## P
// top
module top(
        clk, reset, up, down, hsync, vsync, rgb, pmod_switch, pause_switch,
         MISO, SW, SS, MOSI, SCLK, LED, an, seg
    );
Size in the first run: about 1,900 cells after synthesis, about 260 flip-flops, roughly 14,000 um2 of cells after synthesis.
make LEC_CHECK=0 ABC_AREA=1 CAP_MARGIN=20 CORE_MARGIN=2 CORE_UTILIZATION=70 CTS_CLUSTER_DIAMETER=28 SETUP_SLACK_MARGIN=0.82 SLEW_MARGIN=20 finish   # period 2.84 ns
run.sh (not shown) runs the stock make flow with config.mk's settings and CLKGATE_MAP_FILE=.
P did not run to completion, as it errored out during clock tree synthesis (4_1_cts).
Changes in Q relative to P:
Settings: a deleted CTS_CLUSTER_DIAMETER that had been 28; a change of CORE_UTILIZATION from 70 to 40; a deleted ABC_AREA that had been 1; a deleted SETUP_SLACK_MARGIN that had been 0.82; a change of the clock period (ns, I/O delays scaled along) from 2.84 to 5.88.
==> comparison <==
Q went all the way through the flow, and no timing, DRC or antenna check failed. clock tree synthesis (4_1_cts): P exited with error. Re sequential share of the synthesized area: Q is 0.34 points up on P. Re placement-stage cell area: P and Q aren't equal, and the lower value belongs to Q. Measured against P, the instance count after placement with tap cells included of Q comes out at 0.920 times the reference value.
Input-level comparison between R and Q:
Settings: CORE_UTILIZATION now 64, was 40; the clock period (ns, I/O delays scaled along) now 5.14, was 5.88.
### Flow results
Higher number of optimization iterations in the first detailed-route pass was reported by R, not Q. Of the two values seen for group drawing the most power, sequential cells was produced by Q and clock by R. Diff Q -> R | maximum clock frequency | up by a few percent. R: clock share of power 0.9 points above Q.
> inputs changed (R -> S)
Settings: CORE_UTILIZATION changed from 64 to 72; ABC_AREA newly set to 1; PLACE_DENSITY_LB_ADDON newly set to 0.29; the clock period (ns, I/O delays scaled along) changed from 5.14 to 2.84.
From R to S the numbers moved as follows: power density over cell area shows an increase of about 70%; final cell count without fillers shows an increase of 375; maximum fanout count along the critical path shows a reduction of 9; total number of placement rows shows a reduction of 3. The run with more routed wire is S, not R. Count of cell instances traversed by the critical path up 6 in S wrt R. S had finished all stages when the layout checks came back failing, citing setup timing. Aoi/oai-family share of the synthesized area was lower in the run labelled S.

---

Starting RTL as in the previous note.
export LEC_CHECK = 0
export ABC_AREA = 0
export CAP_MARGIN = 20
export CORE_MARGIN = 2
export CORE_UTILIZATION = 21
export CTS_CLUSTER_SIZE = 69
export MIN_ROUTING_LAYER = met1
export PLACE_DENSITY_LB_ADDON = 0.25
export SETUP_SLACK_MARGIN = -0.28
export SLEW_MARGIN = 5
create_clock -name core_clock -period 4.32 [get_ports {clk}]
Rerun with:
==> flow/config.mk (replaced) <==
export PLATFORM = sky130hd
export DESIGN_NAME = top
export DESIGN_NICKNAME = top
export VERILOG_FILES = /design/flow/design.v
export SDC_FILE = /design/flow/constraint.sdc
export NUM_CORES = 4
export LEC_CHECK = 0
export ABC_AREA = 1
export CAP_MARGIN = 20
export CORE_MARGIN = 2
export CORE_UTILIZATION = 72
export PLACE_DENSITY = 0.38
export SLEW_MARGIN = 20
==> flow/constraint.sdc (replaced) <==
create_clock -name core_clock -period 2.84 [get_ports {clk}]
set_input_delay 0.5680 -clock core_clock [delete_from_list [all_inputs] [get_ports {clk}]]
set_output_delay 0.5680 -clock core_clock [all_outputs]
set_load 0.01 [all_outputs]
This time the run completed, yet does not pass: setup timing; die size shrinks by 70%; setup slack gets worse by 430 ps; total power climbs by 41%.
Rerun with:
--- a/flow/config.mk
+++ b/flow/config.mk
@@ -10,4 +10,8 @@
 export CORE_MARGIN = 2
 export CORE_UTILIZATION = 72
-export PLACE_DENSITY = 0.38
+export CTS_CLUSTER_DIAMETER = 366
+export CTS_CLUSTER_SIZE = 15
+export HOLD_SLACK_MARGIN = 0.3
+export PLACE_DENSITY = 0.74
+export SETUP_SLACK_MARGIN = 0.27
 export SLEW_MARGIN = 20
What happened:
- The new run produced a layout that fails on setup timing
- wire length is lower by a few percent
- worst setup slack gains 84 ps
- die area is unchanged
- via count is lower slightly
- synthesized cell count stays the same
Rerun with:
==> flow/config.mk (replaced) <==
export PLATFORM = sky130hd
export DESIGN_NAME = top
export DESIGN_NICKNAME = top
export VERILOG_FILES = /design/flow/design.v
export SDC_FILE = /design/flow/constraint.sdc
export NUM_CORES = 4
export LEC_CHECK = 0
export CAP_MARGIN = 20
export CORE_MARGIN = 2
export CORE_UTILIZATION = 40
export SLEW_MARGIN = 20
==> flow/constraint.sdc (replaced) <==
create_clock -name core_clock -period 5.12 [get_ports {clk}]
set_input_delay 1.0240 -clock core_clock [delete_from_list [all_inputs] [get_ports {clk}]]
set_output_delay 1.0240 -clock core_clock [all_outputs]
set_load 0.01 [all_outputs]
Outcome:
- The new run completed with no timing, DRC or antenna violations
- register-to-register slack gets better by 900 ps
- cell area decreases by 4.8%
- global-route usage decreases by 15 points
- clock-buffer cell count increases by 18
- power decreases by 37%
- wire length decreases by 12%
- via count decreases by 16%
- die size increases by 76%

---

top again, from the RTL that the note above started with.
==> flow/config.mk <==
export PLATFORM = sky130hd
export DESIGN_NAME = top
export DESIGN_NICKNAME = top
export VERILOG_FILES = /design/flow/design.v
export SDC_FILE = /design/flow/constraint.sdc
export NUM_CORES = 4
export LEC_CHECK = 0
export CAP_MARGIN = 20
export CELL_PAD_IN_SITES_GLOBAL_PLACEMENT = 3
export CORE_MARGIN = 2
export CORE_UTILIZATION = 42
export CTS_CLUSTER_SIZE = 92
export GPL_ROUTABILITY_DRIVEN = 0
export HOLD_SLACK_MARGIN = 0.12
export MAX_ROUTING_LAYER = met4
export MIN_ROUTING_LAYER = met1
export SLEW_MARGIN = 20
export TNS_END_PERCENT = 30
==> flow/constraint.sdc <==
create_clock -name core_clock -period 6.97 [get_ports {clk}]
set_input_delay 1.3940 -clock core_clock [delete_from_list [all_inputs] [get_ports {clk}]]
set_output_delay 1.3940 -clock core_clock [all_outputs]
set_load 0.01 [all_outputs]
Rerun with:
==> flow/config.mk (replaced) <==
export PLATFORM = sky130hd
export DESIGN_NAME = top
export DESIGN_NICKNAME = top
export VERILOG_FILES = /design/flow/design.v
export SDC_FILE = /design/flow/constraint.sdc
export NUM_CORES = 4
export LEC_CHECK = 0
export CAP_MARGIN = 20
export CORE_MARGIN = 2
export CORE_UTILIZATION = 17
export SLEW_MARGIN = 20
==> flow/constraint.sdc (replaced) <==
create_clock -name core_clock -period 13.7 [get_ports {clk}]
set_input_delay 2.7400 -clock core_clock [delete_from_list [all_inputs] [get_ports {clk}]]
set_output_delay 2.7400 -clock core_clock [all_outputs]
set_load 0.01 [all_outputs]
After rerunning:
- The changed run completed with no timing, DRC or antenna violations
- total power came out lower by 52%
- final area came out higher by 4.0%
- worst setup slack improved by 4.4 ns
- register-to-register slack improved by 6.7 ns
- cell count came out higher by 30%
- wire length came out lower by 4.4%
- via count came out higher by 0.61%
- global-route usage came out lower by 12 points
- flip-flop count is unchanged
- die size came out higher by 140%
- clock-buffer cell count came out lower by 8
Rerun with:
--- a/flow/config.mk
+++ b/flow/config.mk
@@ -9,3 +9,4 @@
 export CORE_MARGIN = 2
-export CORE_UTILIZATION = 17
+export CORE_UTILIZATION = 20
+export MAX_ROUTING_LAYER = met4
 export SLEW_MARGIN = 20
==> flow/constraint.sdc (replaced) <==
create_clock -name core_clock -period 10.0 [get_ports {clk}]
set_input_delay 2.0000 -clock core_clock [delete_from_list [all_inputs] [get_ports {clk}]]
set_output_delay 2.0000 -clock core_clock [all_outputs]
set_load 0.01 [all_outputs]
=>
- worst setup slack gets worse by 2.1 ns
- via count came out lower slightly
- die size goes down by about a fifth
- clock skew went up by 0.0094 ns
- final cell count is lower by a few percent
- area after synthesis does not change
- cell area fell slightly
- routed wire length stays flat
Rerun with:
--- a/flow/config.mk
+++ b/flow/config.mk
@@ -9,4 +9,9 @@
 export CORE_MARGIN = 2
-export CORE_UTILIZATION = 20
+export CORE_UTILIZATION = 40
+export CTS_CLUSTER_SIZE = 92
+export GPL_ROUTABILITY_DRIVEN = 0
+export HOLD_SLACK_MARGIN = 0.12
 export MAX_ROUTING_LAYER = met4
+export MIN_ROUTING_LAYER = met2
 export SLEW_MARGIN = 20
+export TNS_END_PERCENT = 30
With this change the flow finished but fails on design-rule violations.
Sequential cell count stays the same.
Synthesized area does not change.
Sequential share of layout area goes up by 1.1 points.
Cell area fell by 3.4%.
Cell count shrinks by 19%.
Die size decreases by 49%.
Sequential power is about the same.
Rerun with:
==> flow/config.mk (replaced) <==
export PLATFORM = sky130hd
export DESIGN_NAME = top
export DESIGN_NICKNAME = top
export VERILOG_FILES = /design/flow/design.v
export SDC_FILE = /design/flow/constraint.sdc
export NUM_CORES = 4
export LEC_CHECK = 0
export ABC_AREA = 1
export CAP_MARGIN = 20
export CORE_MARGIN = 2
export CORE_UTILIZATION = 72
export SETUP_SLACK_MARGIN = 0.46
export SLEW_MARGIN = 20
==> flow/constraint.sdc (replaced) <==
create_clock -name core_clock -period 3.11 [get_ports {clk}]
set_input_delay 0.6220 -clock core_clock [delete_from_list [all_inputs] [get_ports {clk}]]
set_output_delay 0.6220 -clock core_clock [all_outputs]
set_load 0.01 [all_outputs]
Now the flow completed without violations. Area after synthesis is higher by about 0.9%. Worst setup slack gets worse by 4.7 ns. Worst hold slack gets better by 0.0031 ns. Global-route usage is higher by 4.8 points. Utilization is higher by 39 points. Via count is lower by about 14%. First-iteration DRC count is lower by 55%.
Rerun with:
--- a/flow/config.mk
+++ b/flow/config.mk
@@ -11,3 +11,4 @@
 export CORE_UTILIZATION = 72
-export SETUP_SLACK_MARGIN = 0.46
+export CTS_CLUSTER_DIAMETER = 207
+export PLACE_DENSITY = 0.35
 export SLEW_MARGIN = 20
==> flow/constraint.sdc (replaced) <==
create_clock -name core_clock -period 2.84 [get_ports {clk}]
set_input_delay 0.5680 -clock core_clock [delete_from_list [all_inputs] [get_ports {clk}]]
set_output_delay 0.5680 -clock core_clock [all_outputs]
set_load 0.01 [all_outputs]
Result: Now the flow ran to the end with violations: negative setup slack. Hold slack hardly moves. Setup slack gets worse by 0.50 ns. Via count stays flat. Total power goes up by 10%. Non-clock buffer count goes up by 12. Cell area goes down by 0.39%. Synthesized area does not change. Global-route usage goes up by 0.65 points. Cell count goes up by 0.53%. Sequential share of layout area hardly moves.
Power figures rest on the tool's default switching activity, not on a simulated workload.
